## P
## systolic_top
module systolic_top (
    input  logic         i_clk,
    input  logic         i_nrst,
    input  logic         i_reg_clear,
    input  logic         i_pe_en,
    input  logic         i_psum_out_en,
    input  logic [1:0]   i_mode,
    input  logic [63:0]  i_ifmap,    
    input  logic [7:0]   i_weight,
    output logic [127:0] o_ofmap     
);
For scale: ~7000 cells after synthesis, roughly 310 flip-flops.
export LEC_CHECK = 0
export CAP_MARGIN = 5
export CORE_MARGIN = 2
export CORE_UTILIZATION = 72
export CTS_CLUSTER_DIAMETER = 374
export CTS_CLUSTER_SIZE = 40
export MAX_ROUTING_LAYER = met4
export SETUP_SLACK_MARGIN = 1.27
export SLEW_MARGIN = 20
create_clock -name core_clock -period 9.25 [get_ports {i_clk}]
run.sh (not shown) runs the stock make flow with config.mk's settings and CLKGATE_MAP_FILE=.
Run status, P: aborted in global routing, error GRT-0232
## Diff of input files: Q against P
# P
export LEC_CHECK = 0
export CAP_MARGIN = 5
export CORE_MARGIN = 2
export CORE_UTILIZATION = 72
export CTS_CLUSTER_DIAMETER = 374
export CTS_CLUSTER_SIZE = 40
export MAX_ROUTING_LAYER = met4
export SETUP_SLACK_MARGIN = 1.27
export SLEW_MARGIN = 20
create_clock -name core_clock -period 9.25 [get_ports {i_clk}]
# Q
export LEC_CHECK = 0
export CAP_MARGIN = 20
export CORE_MARGIN = 2
export CORE_UTILIZATION = 40
export SLEW_MARGIN = 20
create_clock -name core_clock -period 10.0 [get_ports {i_clk}]
Notes after the runs:
Q finished all stages; the layout is clean. From P to Q, number of port buffers did not move at all. Diff P and Q: starting utilization of the core area higher in P. Comparing P and Q, the higher total instance count after detailed placement was measured on Q. Looking at number of post-CTS setup repair buffers across P and Q, the one that comes out lower is Q. Reported for P and Q, proportion of synthesized flip-flops having asynchronous set or reset turned out identical to the last digit. Per the comparison of Q with P, horizontal die size higher; count of H-tree levels built during CTS picked up an extra 1. From P to Q, hold-fix buffer count after cts did not move at all. Re die footprint: Q is 63000 um2 up on P. Number of rows in the core area, Q vs P: up by more than a quarter.
Here is what was changed in the inputs of R compared with Q.
# Q
export LEC_CHECK = 0
export CAP_MARGIN = 20
export CORE_MARGIN = 2
export CORE_UTILIZATION = 40
export SLEW_MARGIN = 20
create_clock -name core_clock -period 10.0 [get_ports {i_clk}]
# R
export LEC_CHECK = 0
export CAP_MARGIN = 20
export CORE_MARGIN = 2
export CORE_UTILIZATION = 57
export SLEW_MARGIN = 20
create_clock -name core_clock -period 5.44 [get_ports {i_clk}]
==> results <==
R finished every stage; the final checks, however, were not passed, the failures being negative setup slack.
NOTE routed via count Q->R increased by more than 10%
Changes observed in R relative to Q: utilization picked up an extra 36 points, critical path depth saw an increase, fraction of area in clock buffers and inverters lost 0.52 points.
What S does differently from R at the input level:
# R
export LEC_CHECK = 0
export CAP_MARGIN = 20
export CORE_MARGIN = 2
export CORE_UTILIZATION = 57
export SLEW_MARGIN = 20
create_clock -name core_clock -period 5.44 [get_ports {i_clk}]
# S
export LEC_CHECK = 0
export CAP_MARGIN = 20
export CORE_MARGIN = 2
export CORE_UTILIZATION = 23
export SLEW_MARGIN = 20
create_clock -name core_clock -period 9.65 [get_ports {i_clk}]
S was carried through to the last stage, and its layout satisfied the timing, design-rule and antenna checks.
Relative to R, initial standard-cell utilization of the core has decreased by 34 points in S.
S ended with less routing usage on met3 than R.
NOTE wire length on met2 R->S decreased by a few percent
S ended up with a lower placer's final routability congestion estimate than R did.
Total clock buffers created by CTS ended up 2.6% higher on S than on R.
S — highest cell delay on the worst timing path 0.13 ns higher, R as reference
NOTE: setup TNS after final layout in S exceeds that of R
Against R, leakage component of the power in S fell by more than 10%.
Looking at final worst slack, S sits 2.52 ns higher than R does.


Starting RTL as in the previous note.
Design systolic_top, start of the top module:
module systolic_top (
    input  logic         i_clk,
    input  logic         i_nrst,
    input  logic         i_reg_clear,
    input  logic         i_pe_en,
    input  logic         i_psum_out_en,
    input  logic [1:0]   i_mode,
    input  logic [63:0]  i_ifmap,    
    input  logic [7:0]   i_weight,
    output logic [127:0] o_ofmap     
);
==> flow/config.mk <==
export PLATFORM = sky130hd
export DESIGN_NAME = systolic_top
export DESIGN_NICKNAME = systolic_top
export VERILOG_FILES = /design/flow/design.v
export SDC_FILE = /design/flow/constraint.sdc
export NUM_CORES = 4
export LEC_CHECK = 0
export CAP_MARGIN = 0
export CORE_MARGIN = 2
export CORE_UTILIZATION = 72
export CTS_CLUSTER_DIAMETER = 400
export CTS_CLUSTER_SIZE = 10
export PLACE_DENSITY_LB_ADDON = 0.19
export SETUP_SLACK_MARGIN = 0.56
export SLEW_MARGIN = 20
==> flow/constraint.sdc <==
create_clock -name core_clock -period 5.51 [get_ports {i_clk}]
set_input_delay 1.1020 -clock core_clock [delete_from_list [all_inputs] [get_ports {i_clk}]]
set_output_delay 1.1020 -clock core_clock [all_outputs]
set_load 0.01 [all_outputs]
The first run aborted during clock tree synthesis (4_1_cts).
Rerun with:
Settings changed: CAP_MARGIN 0 to 20, CTS_CLUSTER_DIAMETER 400 to default, CTS_CLUSTER_SIZE 10 to 37, PLACE_DENSITY from default to 0.8, PLACE_DENSITY_LB_ADDON 0.19 to default, SETUP_SLACK_MARGIN 0.56 to default, TNS_END_PERCENT from default to 5.
Clock period 5.51 ns to 7.83 ns, I/O delays scaled along.
Outcome: The changed run died in global routing (5_1_grt). Die area stays the same. Area after synthesis does not change. Synthesized cell count does not change.
Rerun with:
Settings changed: CORE_UTILIZATION 72 to 65, CTS_CLUSTER_SIZE 37 to default, PLACE_DENSITY 0.8 to default, TNS_END_PERCENT 5 to default.
This time the run reached the layout checks and failed them: capacitance limit, slew limit, setup timing.
Synthesized area stays the same.
Die area climbs by 11%.
Synthesized cell count does not change.


Setup of build 13:
systolic_top again, from the RTL that the note above started with.
make LEC_CHECK=0 CAP_MARGIN=10 CELL_PAD_IN_SITES_DETAIL_PLACEMENT=0 CELL_PAD_IN_SITES_GLOBAL_PLACEMENT=0 CORE_MARGIN=2 CORE_UTILIZATION=72 CTS_CLUSTER_DIAMETER=88 CTS_CLUSTER_SIZE=17 GPL_ROUTABILITY_DRIVEN=0 GPL_TIMING_DRIVEN=1 MAX_ROUTING_LAYER=met4 PLACE_DENSITY_LB_ADDON=0.01 SLEW_MARGIN=20 finish   # period 5.95 ns
Flow for build 13 halted at clock tree synthesis, error code DPL-0033.
Modified inputs, build 16 compared to build 13
- changing CELL_PAD_IN_SITES_GLOBAL_PLACEMENT from 0 to 2
- removing GPL_ROUTABILITY_DRIVEN (formerly 0)
- changing CORE_UTILIZATION from 72 to 44
- removing CTS_CLUSTER_DIAMETER (formerly 88)
- removing CTS_CLUSTER_SIZE (formerly 17)
- changing PLACE_DENSITY_LB_ADDON from 0.01 to 0.07
- changing CAP_MARGIN from 10 to 20
- Although build 16 finished all stages, its layout failed final checks on setup timing.
- Relative to build 13, floorplan-stage core utilization has gone down in build 16.
- Build 16 against build 13: estimated wirelength of the detail-placed design decreased by 26000 um relative to the old numbers, die size increased by 63% relative to the old numbers.
Here is what was changed in the inputs of build 63 compared with build 16.
- CORE_UTILIZATION now 72, was 44
- CELL_PAD_IN_SITES_GLOBAL_PLACEMENT now 0, was 2
- PLACE_DENSITY now 0.66, previously not set
- PLACE_DENSITY_LB_ADDON no longer set, was 0.07
- CTS_CLUSTER_SIZE now 17, previously not set
## What came out
Build 63 failed in clock tree synthesis with DPL-0038. The flow completed for build 16, but it is not clean: the layout still shows setup timing. Lower placeable core region goes to build 63 over build 16. Instance count after placement with tap cells included shrinks by a little under 10% when moving from build 16 to build 63. Last weighted congestion value of the routability-driven placer for build 63: 9.5% up relative to build 16. Taking build 16 over build 63, the overall die height ratio works out to 1.3. Build 16 → build 63: overall chip area -39%, detailed placer's ending HPWL grew by 16%, die boundary width fell 78 um.


Starting RTL as in the previous note.
==> flow/config.mk <==
export PLATFORM = sky130hd
export DESIGN_NAME = systolic_top
export DESIGN_NICKNAME = systolic_top
export VERILOG_FILES = /design/flow/design.v
export SDC_FILE = /design/flow/constraint.sdc
export NUM_CORES = 4
export LEC_CHECK = 0
export CAP_MARGIN = 10
export CELL_PAD_IN_SITES_DETAIL_PLACEMENT = 0
export CELL_PAD_IN_SITES_GLOBAL_PLACEMENT = 0
export CORE_MARGIN = 2
export CORE_UTILIZATION = 72
export CTS_CLUSTER_SIZE = 17
export GPL_TIMING_DRIVEN = 1
export MAX_ROUTING_LAYER = met4
export PLACE_DENSITY_LB_ADDON = 0.01
export SETUP_SLACK_MARGIN = 1.73
export SLEW_MARGIN = 20
==> flow/constraint.sdc <==
create_clock -name core_clock -period 5.95 [get_ports {i_clk}]
set_input_delay 1.1900 -clock core_clock [delete_from_list [all_inputs] [get_ports {i_clk}]]
set_output_delay 1.1900 -clock core_clock [all_outputs]
set_load 0.01 [all_outputs]
The baseline ended with an error in 4_1_cts with DPL-0038.
Edit:
Settings changed: CAP_MARGIN 10 to 20, CELL_PAD_IN_SITES_DETAIL_PLACEMENT 0 to unset, CELL_PAD_IN_SITES_GLOBAL_PLACEMENT 0 to unset, CORE_UTILIZATION 72 to 66, CTS_CLUSTER_SIZE 17 to 40, GPL_TIMING_DRIVEN 1 to unset, PLACE_DENSITY_LB_ADDON 0.01 to unset, SETUP_SLACK_MARGIN 1.73 to unset.
Clock period 5.95 ns to 7.79 ns, I/O delays scaled along.
Outcome:
- Now the flow did not get past 5_1_grt with GRT-0232
- synthesized cell count is unchanged
- area after synthesis stays the same
- die size increases by about 9%
Edit:
Settings changed: CORE_UTILIZATION 66 to 40, CTS_CLUSTER_SIZE 40 to unset, MAX_ROUTING_LAYER met4 to unset.
Clock period 7.79 ns to 9.65 ns, I/O delays scaled along.
=> The changed run passed the timing, design-rule and antenna checks; synthesized area stays the same; synthesized cell count does not change; die size is higher by well over a third.
Edit:
Settings changed: CORE_UTILIZATION 40 to 72, CTS_CLUSTER_DIAMETER set to 66, TNS_END_PERCENT set to 10.
Clock period 9.65 ns to 7.83 ns, I/O delays scaled along.
Effect: The changed run stopped in 5_1_grt. Synthesized cell count stays the same. Die area is lower by well over a third. Area after synthesis does not change.
Edit:
Settings changed: CORE_UTILIZATION 72 to 61, CTS_CLUSTER_DIAMETER 66 to unset, TNS_END_PERCENT 10 to unset.
Clock period 7.83 ns to 7.79 ns, I/O delays scaled along.
With this change the flow ran to the end with violations: setup timing.
Synthesized cell count is unchanged.
Die area is higher by about 18%.
Area after synthesis stays the same.
Power figures rest on the tool's default switching activity, not on a simulated workload.
